run A:
Design hdmi, start of the top module:
module hdmi
#(parameter FREQ=25200000, FS=48000, CTS=25200, N=6144)
 (
   input        I_CLK_PIXEL,
   input        I_RESET,      
   input [7:0]  I_R,
   input [7:0]  I_G,
   input [7:0]  I_B,
   input        I_BLANK,
   input        I_HSYNC,
   input        I_VSYNC,
   input        I_ASPECT_169,
   input        I_AUDIO_ENABLE,
   input [15:0] I_AUDIO_PCM_L,
   input [15:0] I_AUDIO_PCM_R,
   output [9:0] O_RED,    
   output [9:0] O_GREEN,  
   output [9:0] O_BLUE    
);
clock: 10.0 ns
lec_check: 0
cap_margin: 40
core_aspect_ratio: 0.52
core_margin: 2
core_utilization: 30
cts_cluster_size: 95
gpl_routability_driven: 0
slew_margin: 40
run.sh (not shown) runs the stock make flow with config.mk's settings and CLKGATE_MAP_FILE=.
Here is what was changed in the inputs of run B compared with run A.
# run A
export LEC_CHECK = 0
export CAP_MARGIN = 40
export CORE_ASPECT_RATIO = 0.52
export CORE_MARGIN = 2
export CORE_UTILIZATION = 30
export CTS_CLUSTER_SIZE = 95
export GPL_ROUTABILITY_DRIVEN = 0
export SLEW_MARGIN = 40
create_clock -name core_clock -period 10.0 [get_ports {I_CLK_PIXEL}]
# run B
export LEC_CHECK = 0
export CAP_MARGIN = 40
export CORE_MARGIN = 4
export CORE_UTILIZATION = 30
export CTS_CLUSTER_SIZE = 95
export GPL_ROUTABILITY_DRIVEN = 0
export SLEW_MARGIN = 40
create_clock -name core_clock -period 10.0 [get_ports {I_CLK_PIXEL}]
[summary]
Run B reports a higher endpoint arrival time on the critical path than run A does.
Run B went all the way through the flow, and no timing, DRC or antenna check failed.
Against run A, run B reports a areal power density over the cells that is lower.
Between run A and run B, sum of routed wire length over all layers decreased.
Placed cell count on run B is up relative to run A.
Taking run A as the reference, in run B width of the die shrank by 27%, power spent charging and discharging nets shrank by about 3%, sequential share of layout area shrank by 0.55 points, number of fill cells in the layout grew by 196.
## Diff of input files: run C against run B
# run B
export LEC_CHECK = 0
export CAP_MARGIN = 40
export CORE_MARGIN = 4
export CORE_UTILIZATION = 30
export CTS_CLUSTER_SIZE = 95
export GPL_ROUTABILITY_DRIVEN = 0
export SLEW_MARGIN = 40
create_clock -name core_clock -period 10.0 [get_ports {I_CLK_PIXEL}]
# run C
export LEC_CHECK = 0
export ABC_AREA = 1
export CAP_MARGIN = 20
export CORE_MARGIN = 2
export CORE_UTILIZATION = 25
export CTS_CLUSTER_DIAMETER = 229
export HOLD_SLACK_MARGIN = 0.29
export MAX_ROUTING_LAYER = met5
export MIN_ROUTING_LAYER = met2
export SLEW_MARGIN = 20
create_clock -name core_clock -period 10.0 [get_ports {I_CLK_PIXEL}]
--- outcome ---
Number of rows created at floorplan of run C exceeds that of run B by a little under 10%.
Final core utilization on run C is down relative to run B.
The antenna diode instance count reported for run C is greater than that of run B by 2.
Run C drops more vias than run B.
| internal portion of total power | run C vs run B | better |
Changes observed in run C relative to run B: wire length of the first global-routing pass has increased, yosys-reported design area after synthesis has increased, average cell area after synthesis has decreased.
The net count after synthesis in run C was higher than what run B gave.
--- input diff run C..run D ---
# run C
export LEC_CHECK = 0
export ABC_AREA = 1
export CAP_MARGIN = 20
export CORE_MARGIN = 2
export CORE_UTILIZATION = 25
export CTS_CLUSTER_DIAMETER = 229
export HOLD_SLACK_MARGIN = 0.29
export MAX_ROUTING_LAYER = met5
export MIN_ROUTING_LAYER = met2
export SLEW_MARGIN = 20
create_clock -name core_clock -period 10.0 [get_ports {I_CLK_PIXEL}]
# run D
export LEC_CHECK = 0
export ABC_AREA = 1
export CAP_MARGIN = 20
export CORE_MARGIN = 2
export CORE_UTILIZATION = 57
export CTS_CLUSTER_SIZE = 94
export SLEW_MARGIN = 20
create_clock -name core_clock -period 6.28 [get_ports {I_CLK_PIXEL}]
### Flow results
- Run C and run D: one clean run, run C; the rest did not finish clean.
- The ratio of routed vias to standard cells number comes out higher for run C vs run D.
- Top power group = combinational logic: run D; top power group = registers: run C
- Summary of run D over run C: number of tap instances now smaller, worst setup slack after placement down 2.08 ns, relative area change from synthesis to final layout shows an increase of 1.1 points, setup slack of the worst register-to-register path has decreased.
## Diff of input files: run E against run D
# run D
export LEC_CHECK = 0
export ABC_AREA = 1
export CAP_MARGIN = 20
export CORE_MARGIN = 2
export CORE_UTILIZATION = 57
export CTS_CLUSTER_SIZE = 94
export SLEW_MARGIN = 20
create_clock -name core_clock -period 6.28 [get_ports {I_CLK_PIXEL}]
# run E
export LEC_CHECK = 0
export CAP_MARGIN = 20
export CORE_MARGIN = 2
export CORE_UTILIZATION = 21
export SLEW_MARGIN = 20
create_clock -name core_clock -period 10.9 [get_ports {I_CLK_PIXEL}]
Results
- Density: run E sparser than run D
- Run E against run D: worst path setup slack after routing grew by 2.67 ns, total power consumption of the routed design fell by 46%, chip width saw an increase, sequential share of layout area held steady.
- Run E does better than run D on internal power.
- Run E: number of stages on the worst setup path is 3 lower than what run D reported.
- Relative to run D, the source-to-sink clock delay at the later pin of the worst-skew pair of run E is higher by 0.09 ns.
- Summary of run E and run D: one run falls short of a clean finish, namely run D.
- Complete run, failing final checks: run D, reason setup timing.
- Sort run E and run D by final tally of setup violations desc -> top: run D
Here is what was changed in the inputs of run F compared with run E.
# run E
export LEC_CHECK = 0
export CAP_MARGIN = 20
export CORE_MARGIN = 2
export CORE_UTILIZATION = 21
export SLEW_MARGIN = 20
create_clock -name core_clock -period 10.9 [get_ports {I_CLK_PIXEL}]
# run F
export LEC_CHECK = 0
export ABC_AREA = 1
export CAP_MARGIN = 20
export CORE_MARGIN = 2
export CORE_UTILIZATION = 64
export SLEW_MARGIN = 20
create_clock -name core_clock -period 10.9 [get_ports {I_CLK_PIXEL}]
Findings:
- Run F gives less number of instances in the placed design than run E did.
- Changes observed in run F relative to run E: detail-routed net length per standard cell went up by about 16%, sequential share of layout area went up by 2.2 points, power attributed to the clock group went down by 6.1%.
- Relative to run E, routed wire length on met2 has gone down in run F.
- Xor-xnor portion of the synthesized cell area: run F lower than run E
Power is estimated from default activity; no workload was simulated.
